// ame_sobel_filter
module ame_sobel_filter #(
    parameter LINE_DATA_BITS = 7,
    parameter COMP_DATA_BITS = 8
) (
    input logic clk_i,
    input logic rst_n_i,
    input  logic comp_init_i,
    output logic comp_done_o,
    input logic [5:0] [LINE_DATA_BITS-1:0] line_data_i,
    output logic [3:0] [3:0] [COMP_DATA_BITS-1:0] comp_data_o
);
Settings: LEC_CHECK=0, CAP_MARGIN=20, CORE_MARGIN=2, CORE_UTILIZATION=72, CTS_CLUSTER_DIAMETER=374, CTS_CLUSTER_SIZE=95, PLACE_DENSITY=0.35, SETUP_SLACK_MARGIN=0.14, SLEW_MARGIN=20, TNS_END_PERCENT=5; clock period 1.53 ns.
run.sh (not shown) runs the stock make flow with config.mk's settings and CLKGATE_MAP_FILE=.
The first run never finished: it broke off in clock tree synthesis.
Change:
- CORE_UTILIZATION: 72 -> 40
- CTS_CLUSTER_DIAMETER: 374 -> not set
- CTS_CLUSTER_SIZE: 95 -> not set
- PLACE_DENSITY: 0.35 -> not set
- SETUP_SLACK_MARGIN: 0.14 -> not set
- TNS_END_PERCENT: 5 -> not set
- clock period: 1.53 -> 4.3 ns (I/O delays scaled with it)
The changed run completed without violations.
Synthesized cell count stays the same.
Die area grows by 77%.
Synthesized area stays the same.
Change:
- CORE_UTILIZATION: 40 -> 66
- CTS_CLUSTER_SIZE: not set -> 41
- clock period: 4.3 -> 3.1 ns (I/O delays scaled with it)
The new run stopped in global routing (GRT-0232); synthesized area is unchanged; die size falls by about 40%; synthesized cell count stays the same.
Change:
- CORE_UTILIZATION: 66 -> 70
- CTS_CLUSTER_DIAMETER: not set -> 49
- CTS_CLUSTER_SIZE: 41 -> not set
- SETUP_SLACK_MARGIN: not set -> 1.02
- clock period: 3.1 -> 3.67 ns (I/O delays scaled with it)
Effect:
- The changed run died in clock tree synthesis with DPL-0038
- synthesized area stays the same
- die area is lower by a few percent
- synthesized cell count is unchanged
Change:
- CORE_UTILIZATION: 70 -> 40
- CTS_CLUSTER_DIAMETER: 49 -> not set
- SETUP_SLACK_MARGIN: 1.02 -> not set
- clock period: 3.67 -> 5.0 ns (I/O delays scaled with it)
Effect:
- Now the flow finished clean
- die area goes up by 73%
- area after synthesis is unchanged
- synthesized cell count does not change


ame_sobel_filter again, from the RTL that the note above started with.
## ame_sobel_filter
module ame_sobel_filter #(
    parameter LINE_DATA_BITS = 7,
    parameter COMP_DATA_BITS = 8
) (
    input logic clk_i,
    input logic rst_n_i,
    input  logic comp_init_i,
    output logic comp_done_o,
    input logic [5:0] [LINE_DATA_BITS-1:0] line_data_i,
    output logic [3:0] [3:0] [COMP_DATA_BITS-1:0] comp_data_o
);
typedef enum logic [2:0] {
    IDLE   = 3'b000,
    COMP_1 = 3'b001,
    COMP_2 = 3'b010,
    COMP_3 = 3'b011,
    COMP_4 = 3'b100,
    COMP_5 = 3'b101,
    COMP_6 = 3'b110
} state_t;
state_t ctl_sta;
logic [5:0] [1:0] [COMP_DATA_BITS-1:0] line_data;
logic [3:0] [3:0] [COMP_DATA_BITS-1:0] comp_data;
typedef enum logic {
    DATA_1 = 1'b0,
    DATA_2 = 1'b1
} comp_data_t;
generate
    for (genvar i = 0; i < 6; i++) begin: comp_block
        assign line_data[i][DATA_1] = line_data_i[i];
        assign line_data[i][DATA_2] = line_data_i[i] << 1;
    end
endgenerate
logic comp_done;
assign comp_done_o = comp_done;
assign comp_data_o = comp_data;
always_ff @(posedge clk_i or negedge rst_n_i)
begin
    if (!rst_n_i) begin
        ctl_sta <= IDLE;
        comp_done <= 'b0;
        comp_data <= 'b0;
    end else begin
        case (ctl_sta)
            IDLE:
                ctl_sta <= comp_init_i ? COMP_1 : ctl_sta;
            COMP_1:
                ctl_sta <= COMP_2;
            COMP_2:
                ctl_sta <= COMP_3;
            COMP_3:
                ctl_sta <= COMP_4;
            COMP_4:
                ctl_sta <= COMP_5;
            COMP_5:
                ctl_sta <= COMP_6;
            COMP_6:
                ctl_sta <= comp_init_i ? COMP_1 : IDLE;
            default:
                ctl_sta <= IDLE;
        endcase
  ...
==> flow/config.mk <==
export PLATFORM = sky130hd
export DESIGN_NAME = ame_sobel_filter
export DESIGN_NICKNAME = ame_sobel_filter
export VERILOG_FILES = /design/flow/design.v
export SDC_FILE = /design/flow/constraint.sdc
export NUM_CORES = 4
export LEC_CHECK = 0
export ABC_AREA = 1
export CAP_MARGIN = 20
export CELL_PAD_IN_SITES_DETAIL_PLACEMENT = 2
export CORE_ASPECT_RATIO = 1.09
export CORE_MARGIN = 2
export CORE_UTILIZATION = 40
export CTS_CLUSTER_SIZE = 68
export GPL_ROUTABILITY_DRIVEN = 0
export GPL_TIMING_DRIVEN = 1
export HOLD_SLACK_MARGIN = -0.01
export SLEW_MARGIN = 10
==> flow/constraint.sdc <==
create_clock -name core_clock -period 2.4 [get_ports {clk_i}]
set_input_delay 0.4800 -clock core_clock [delete_from_list [all_inputs] [get_ports {clk_i}]]
set_output_delay 0.4800 -clock core_clock [all_outputs]
set_load 0.01 [all_outputs]
The starting point aborted during detailed placement (3_5_place_dp).
==> next run, changes <==
==> flow/config.mk (replaced) <==
export PLATFORM = sky130hd
export DESIGN_NAME = ame_sobel_filter
export DESIGN_NICKNAME = ame_sobel_filter
export VERILOG_FILES = /design/flow/design.v
export SDC_FILE = /design/flow/constraint.sdc
export NUM_CORES = 4
export LEC_CHECK = 0
export CAP_MARGIN = 20
export CORE_MARGIN = 2
export CORE_UTILIZATION = 65
export SLEW_MARGIN = 20
==> flow/constraint.sdc (replaced) <==
create_clock -name core_clock -period 3.87 [get_ports {clk_i}]
set_input_delay 0.7740 -clock core_clock [delete_from_list [all_inputs] [get_ports {clk_i}]]
set_output_delay 0.7740 -clock core_clock [all_outputs]
set_load 0.01 [all_outputs]
Result: Now the flow produced a clean layout. Synthesized area came out lower by a little under a tenth. Die size came out lower by well over a third. Synthesized cell count came out lower by a quarter to a third.
==> next run, changes <==
--- a/flow/config.mk
+++ b/flow/config.mk
@@ -10 +10,2 @@
-export CORE_UTILIZATION = 65
+export CORE_UTILIZATION = 66
+export CTS_CLUSTER_DIAMETER = 49
==> flow/constraint.sdc (replaced) <==
create_clock -name core_clock -period 3.67 [get_ports {clk_i}]
set_input_delay 0.7340 -clock core_clock [delete_from_list [all_inputs] [get_ports {clk_i}]]
set_output_delay 0.7340 -clock core_clock [all_outputs]
set_load 0.01 [all_outputs]
With this change the flow finished but fails on setup timing.
Cell count climbs by 1.2%.
First-iteration DRC count climbs by 18%.
Register-to-register slack is worse by 0.12 ns.
Via count climbs by 7.3%.
